==> inputs of delta <==
==> flow/design.v <==
/*verilator lint_off UNUSEDSIGNAL*/
/*verilator lint_off MULTITOP*/
/*verilator lint_off WIDTH*//*verilator lint_off LATCH*/
module fadd_sub(
  input logic        clk_i,
  input logic [31:0] operand_a,
  input logic [31:0] operand_b,
  output logic[31:0] result_o
);
  logic [7:0]  a_exponent, b_exponent;             
  logic [7:0]  result_exponent;
  logic [23:0] a_mantissa, b_mantissa;             
  logic [24:0] result_mantissa;
  logic        a_sign, b_sign, result_sign;        
  logic [23:0] tmp_mantissa;
  logic [7:0]  in_e, out_e;
  logic [24:0] in_m, out_m;
  logic [7:0]  diff;
always_ff@(posedge(clk_i))
begin
  a_sign <= operand_a[31];
  b_sign <= operand_b[31];
  if(operand_a[30:23]==0)
    begin
      a_exponent <= (operand_a[22:0] != 0)? 8'b00000001 : 8'b00000000;
      a_mantissa <= {1'b0,operand_a[22:0]};
    end
  else
    begin
      a_exponent <= operand_a[30:23];
      a_mantissa <= {1'b1,operand_a[22:0]};
    end
  if(operand_b[30:23]==0)
    begin
      b_exponent <= (operand_b[22:0] != 0)? 8'b00000001 : 8'b00000000;
      b_mantissa <= {1'b0,operand_b[22:0]};
    end
  else
    begin
      b_exponent <= operand_b[30:23];
      b_mantissa <= {1'b1,operand_b[22:0]};
    end
end
always_comb
begin
  diff         = 8'd0;
  tmp_mantissa = 24'd0;
  if(a_exponent == b_exponent)
    begin
      result_exponent = a_exponent;
      if(a_sign == b_sign)                                                     
        begin
          result_sign           = a_sign;
          result_mantissa       = a_mantissa + b_mantissa;
        end
      else                                                                    
        begin
          if(a_mantissa > b_mantissa)
            begin
              result_sign     = a_sign;
              result_mantissa = a_mantissa - b_mantissa;
            end
          else
            begin
              result_sign     = b_sign;
              result_mantissa = b_mantissa - a_mantissa;
            end
        end
    end
  else                                                                               
    begin
      if(a_exponent > b_exponent)
        begin
          result_sign     = a_sign;
          result_exponent = a_exponent;
          diff            = a_exponent - b_exponent;
          tmp_mantissa    = b_mantissa >> diff;
          if(a_sign == b_sign)
            result_mantissa = a_mantissa + tmp_mantissa;
          else
            result_mantissa = a_mantissa - tmp_mantissa;
        end
      else
        begin
          result_sign      = b_sign;
          result_exponent  = b_exponent;
          diff             = b_exponent - a_exponent;
          tmp_mantissa     = a_mantissa >> diff;
          if(a_sign == b_sign)
            result_mantissa  = b_mantissa + tmp_mantissa;
          else
            result_mantissa  = b_mantissa - tmp_mantissa;
        end
    end
  if(result_mantissa[24]==1)
    begin
      result_exponent = result_exponent + 8'd1;
      result_mantissa = result_mantissa >> 1;
    end
  result_o = {result_sign, result_exponent, result_mantissa[22:0]};
end
endmodule
==> flow/run.sh <==
#!/bin/bash
# the make line also repeats each setting of config.mk as NAME=value (left out here)
make -C /OpenROAD-flow-scripts/flow DESIGN_CONFIG=/design/flow/config.mk WORK_HOME=/design/flow/orfs CLKGATE_MAP_FILE= finish
==> flow/config.mk <==
export PLATFORM = sky130hd
export DESIGN_NAME = fadd_sub
export DESIGN_NICKNAME = fadd_sub
export VERILOG_FILES = /design/flow/design.v
export SDC_FILE = /design/flow/constraint.sdc
export NUM_CORES = 4
export LEC_CHECK = 0
export CAP_MARGIN = 30
export CELL_PAD_IN_SITES_DETAIL_PLACEMENT = 1
export CELL_PAD_IN_SITES_GLOBAL_PLACEMENT = 3
export CORE_ASPECT_RATIO = 0.54
export CORE_MARGIN = 6
export CORE_UTILIZATION = 43
export CTS_CLUSTER_SIZE = 43
export HOLD_SLACK_MARGIN = -0.09
export MAX_ROUTING_LAYER = met5
export MIN_ROUTING_LAYER = met2
export SLEW_MARGIN = 15
==> flow/constraint.sdc <==
create_clock -name core_clock -period 15.7 [get_ports {clk_i}]
set_input_delay 3.1400 -clock core_clock [delete_from_list [all_inputs] [get_ports {clk_i}]]
set_output_delay 3.1400 -clock core_clock [all_outputs]
set_load 0.01 [all_outputs]
==> juniper: changes against delta <==
- ABC_AREA: not set -> 1
- CAP_MARGIN: 30 -> 15
- CELL_PAD_IN_SITES_DETAIL_PLACEMENT: 1 -> not set
- CELL_PAD_IN_SITES_GLOBAL_PLACEMENT: 3 -> not set
- CORE_ASPECT_RATIO: 0.54 -> not set
- CTS_CLUSTER_DIAMETER: not set -> 245
- CTS_CLUSTER_SIZE: 43 -> 99
- HOLD_SLACK_MARGIN: -0.09 -> not set
- MIN_ROUTING_LAYER: met2 -> not set
- PLACE_DENSITY: not set -> 0.61
- SETUP_SLACK_MARGIN: not set -> -1.04
- SLEW_MARGIN: 15 -> 5
- TNS_END_PERCENT: not set -> 10
==> flow/constraint.sdc (replaced) <==
create_clock -name core_clock -period 14.7 [get_ports {clk_i}]
set_input_delay 2.9400 -clock core_clock [delete_from_list [all_inputs] [get_ports {clk_i}]]
set_output_delay 2.9400 -clock core_clock [all_outputs]
set_load 0.01 [all_outputs]
==> raven: changes against delta <==
- CAP_MARGIN: 30 -> 20
- CELL_PAD_IN_SITES_DETAIL_PLACEMENT: 1 -> not set
- CELL_PAD_IN_SITES_GLOBAL_PLACEMENT: 3 -> not set
- CORE_ASPECT_RATIO: 0.54 -> not set
- CORE_MARGIN: 6 -> 2
- CORE_UTILIZATION: 43 -> 65
- CTS_CLUSTER_SIZE: 43 -> not set
- HOLD_SLACK_MARGIN: -0.09 -> not set
- MAX_ROUTING_LAYER: met5 -> not set
- MIN_ROUTING_LAYER: met2 -> not set
- SETUP_SLACK_MARGIN: not set -> 1.69
- SLEW_MARGIN: 15 -> 20
- TNS_END_PERCENT: not set -> 5
==> flow/constraint.sdc (replaced) <==
create_clock -name core_clock -period 6.56 [get_ports {clk_i}]
set_input_delay 1.3120 -clock core_clock [delete_from_list [all_inputs] [get_ports {clk_i}]]
set_output_delay 1.3120 -clock core_clock [all_outputs]
set_load 0.01 [all_outputs]
==> results <==
juniper passed the timing, DRC and antenna checks. delta died in global placement, error GPL-0301. raven never finished: it broke off in global routing, error GRT-0116.
The highest die area belongs to juniper, the lowest to raven.
Synthesized cell count: raven is smaller than juniper (about 28%).
Area after synthesis: delta is lower than juniper (about 7%).
